// FIR_Periph
module FIR_Periph #
(parameter C_S_AXI_ADDR_WIDTH = 8, C_S_AXI_DATA_WIDTH = 32, DATA_WIDTH =16, NUM_FILTERS=3, NUM_TAPS=15) (
    input clk,
    input calc,
    output reg calcDone,
    input channel,
    input [DATA_WIDTH-1:0] rawData,
    output reg [DATA_WIDTH-1:0] filterData,
    output reg enabled,
    input                               rd,
    input      [C_S_AXI_ADDR_WIDTH-1:0] rdAddr,
    output reg [C_S_AXI_DATA_WIDTH-1:0] rdData,
    input                               wr,
    input      [C_S_AXI_ADDR_WIDTH-1:0] wrAddr,
    input      [C_S_AXI_DATA_WIDTH-1:0] wrData,
    input reset_l
);
Size: about 1,400 flip-flops, roughly 120 I/O pins, about 110,000 um^2 of cells after synthesis.
==> flow/config.mk <==
export PLATFORM = sky130hd
export DESIGN_NAME = FIR_Periph
export DESIGN_NICKNAME = FIR_Periph
export VERILOG_FILES = /design/flow/design.v
export SDC_FILE = /design/flow/constraint.sdc
export NUM_CORES = 4
export LEC_CHECK = 0
export CAP_MARGIN = 15
export CORE_MARGIN = 2
export CORE_UTILIZATION = 71
export SETUP_SLACK_MARGIN = 3.97
export SLEW_MARGIN = 20
export TNS_END_PERCENT = 5
==> flow/constraint.sdc <==
create_clock -name core_clock -period 15.5 [get_ports {clk}]
set_input_delay 3.1000 -clock core_clock [delete_from_list [all_inputs] [get_ports {clk}]]
set_output_delay 3.1000 -clock core_clock [all_outputs]
set_load 0.01 [all_outputs]
run.sh (not shown) runs the stock make flow with config.mk's settings and CLKGATE_MAP_FILE=.
The first run finished but fails on negative setup slack.
Rerun with:
ABC_AREA = 1   (was unset)
CAP_MARGIN = 10   (was 15)
CORE_UTILIZATION = 72   (was 71)
CTS_CLUSTER_DIAMETER = 221   (was unset)
CTS_CLUSTER_SIZE = 73   (was unset)
PLACE_DENSITY = 0.6   (was unset)
SETUP_SLACK_MARGIN = 2.67   (was 3.97)
TNS_END_PERCENT = unset   (was 5)
clock period = 19.6 ns   (was 15.5 ns; I/O delays follow)
What happened: This time the run failed in global routing; area after synthesis drops slightly; die size drops by a few percent; synthesized cell count climbs by a little under a tenth.
Rerun with:
ABC_AREA = unset   (was 1)
CAP_MARGIN = 20   (was 10)
CORE_UTILIZATION = 60   (was 72)
CTS_CLUSTER_DIAMETER = unset   (was 221)
CTS_CLUSTER_SIZE = unset   (was 73)
SETUP_SLACK_MARGIN = unset   (was 2.67)
clock period = 23.6 ns   (was 19.6 ns; I/O delays follow)
The new run ran to the end with no violations.
Area after synthesis came out higher by 1.0%.
Die size came out higher by about 20%.
Synthesized cell count came out lower by about 8%.
Rerun with:
CELL_PAD_IN_SITES_GLOBAL_PLACEMENT = 1   (was unset)
CORE_ASPECT_RATIO = 1.66   (was unset)
CORE_UTILIZATION = 51   (was 60)
GPL_TIMING_DRIVEN = 1   (was unset)
HOLD_SLACK_MARGIN = -0.05   (was unset)
PLACE_DENSITY = unset   (was 0.6)
PLACE_DENSITY_LB_ADDON = 0.21   (was unset)
SLEW_MARGIN = 40   (was 20)
TNS_END_PERCENT = 55   (was unset)
clock period = 17.9 ns   (was 23.6 ns; I/O delays follow)
With this change the flow finished but fails on negative setup slack.
Worst setup slack is worse by 3.8 ns.
Final cell count is higher by 5.0%.
Rerun with:
ABC_AREA = 1   (was unset)
CELL_PAD_IN_SITES_GLOBAL_PLACEMENT = unset   (was 1)
CORE_ASPECT_RATIO = unset   (was 1.66)
CORE_UTILIZATION = 67   (was 51)
CTS_CLUSTER_DIAMETER = 256   (was unset)
GPL_TIMING_DRIVEN = unset   (was 1)
HOLD_SLACK_MARGIN = unset   (was -0.05)
MAX_ROUTING_LAYER = met4   (was unset)
PLACE_DENSITY = 0.6   (was unset)
PLACE_DENSITY_LB_ADDON = unset   (was 0.21)
SLEW_MARGIN = 20   (was 40)
TNS_END_PERCENT = unset   (was 55)
clock period = 19.1 ns   (was 17.9 ns; I/O delays follow)
=>
- The changed run finished but failed the layout checks on negative setup slack
- area after synthesis came out lower by 1.0%
- die area came out lower by 25%
Rerun with:
ABC_AREA = unset   (was 1)
CORE_ASPECT_RATIO = 0.55   (was unset)
CORE_UTILIZATION = 71   (was 67)
CTS_CLUSTER_DIAMETER = 28   (was 256)
MAX_ROUTING_LAYER = unset   (was met4)
PLACE_DENSITY = unset   (was 0.6)
SETUP_SLACK_MARGIN = 4.49   (was unset)
clock period = 17.6 ns   (was 19.1 ns; I/O delays follow)
The changed run completed and failed the layout checks on negative setup slack. Wire length grows by 1.1%. Die area goes down by 4.5%. Core utilization goes up by 5.5 points.

---

Starting RTL as in the previous note.
export LEC_CHECK = 0
export ABC_AREA = 1
export CAP_MARGIN = 15
export CORE_MARGIN = 2
export CORE_UTILIZATION = 70
export CTS_CLUSTER_DIAMETER = 28
export MAX_ROUTING_LAYER = met4
export PLACE_DENSITY = 0.6
export SETUP_SLACK_MARGIN = 5.0
export SLEW_MARGIN = 20
create_clock -name core_clock -period 19.5 [get_ports {clk}]
The first run failed in 5_1_grt.
Change:
CAP_MARGIN = 20   (was 15)
CELL_PAD_IN_SITES_GLOBAL_PLACEMENT = 1   (was not set)
CORE_MARGIN = 8   (was 2)
CORE_UTILIZATION = 45   (was 70)
CTS_CLUSTER_DIAMETER = 26   (was 28)
GPL_TIMING_DRIVEN = 0   (was not set)
MIN_ROUTING_LAYER = met1   (was not set)
PLACE_DENSITY = not set   (was 0.6)
PLACE_DENSITY_LB_ADDON = 0.09   (was not set)
SETUP_SLACK_MARGIN = -1.12   (was 5.0)
SLEW_MARGIN = 35   (was 20)
TNS_END_PERCENT = 70   (was not set)
clock period = 24.0 ns   (was 19.5 ns; I/O delays follow)
After rerunning: Now the flow finished with negative setup slack left; area after synthesis does not change; die area goes up by 62%; synthesized cell count is unchanged.

---

Setup of v35:
Starting RTL as in the previous note.
Settings: LEC_CHECK=0, ABC_AREA=1, CAP_MARGIN=20, CORE_MARGIN=2, CORE_UTILIZATION=67, MAX_ROUTING_LAYER=met4, PLACE_DENSITY=0.6, SLEW_MARGIN=20, TNS_END_PERCENT=5; clock period 19.1 ns.
| v35 | all stages done | FAIL | setup timing |
Setup changes, v35 to v14
Settings: an added CTS_CLUSTER_SIZE of 97; a change of PLACE_DENSITY from 0.6 to 0.43; a change of CORE_UTILIZATION from 67 to 72; a deleted TNS_END_PERCENT that had been 5; a deleted MAX_ROUTING_LAYER that had been met4; a change of the clock period (ns, I/O delays scaled along) from 19.1 to 8.73.
- Run status, v14: aborted in global routing, error GRT-0232
- ~same number of storage elements in the synthesis netlist in v14 and v35
- Summary of v14 over v35: number of gates resized after CTS went up; instance count after placement with tap cells included went down; share of synthesized registers carrying an async set or reset about even; cell area reported after detailed placement has increased.
- Going from v35 to v14, chip area shrank by a few percent.
diff inputs: v14 => v1
Settings: PLACE_DENSITY changed from 0.43 to 0.6; ABC_AREA removed (was 1); CORE_UTILIZATION changed from 72 to 45; CTS_CLUSTER_SIZE removed (was 97); the clock period (ns, I/O delays scaled along) changed from 8.73 to 23.6.
==> comparison <==
- v1 reached the end of the flow, and the finished layout is clean on the timing, design-rule and antenna checks.
- Relative to v14, the synthesized area measured on v1 has increased slightly.
- Note that the instance tally after logic synthesis recorded for v14 amounts to 1.08 times the value seen in v1.
- Arithmetic-cell share of the synthesized area counting full adders, half adders and majority gates in v1 vs v14: down 0.34 points
- Higher yosys-reported design area after synthesis was reported by v1, not v14.
- Taking v14 as the reference, in v1 standard cell area after detailed placement shrank by about 1%, pre-placement core utilization shows a reduction of 27 points, area of the die moved up.
Input-level comparison between v20 and v1:
Settings: SLEW_MARGIN: 20 -> 10; CORE_UTILIZATION: 45 -> 27; CORE_ASPECT_RATIO: unset -> 1.97; CAP_MARGIN: 20 -> 15; CTS_CLUSTER_DIAMETER: unset -> 192; CELL_PAD_IN_SITES_GLOBAL_PLACEMENT: unset -> 0; TNS_END_PERCENT: unset -> 20; PLACE_DENSITY: 0.6 -> unset; GPL_TIMING_DRIVEN: unset -> 0; CORE_MARGIN: 2 -> 9; SETUP_SLACK_MARGIN: unset -> 2.03; MAX_ROUTING_LAYER: unset -> met4; the clock period (ns, I/O delays scaled along): 23.6 -> 25.5.
Results
- In summary, v20 completed successfully, with a layout that passed the timing, design-rule and antenna checks.
- Compare v20 and v1 | total cell area at the placement stage higher: v1
- Compared to v1, the routing of v20 uses more wire.
- Diff v1 -> v20 | die area | increase of about 70%
- On v20: flip-flop and latch share of the layout cell area is 0.61 points lower than what v1 gave.
- In the reports for v20 and v1, the larger met1 track utilization from global routing belongs to v1.
- Summary: with v1 as the reference, global-route wire length before repair in v20 moved up by more than a quarter.
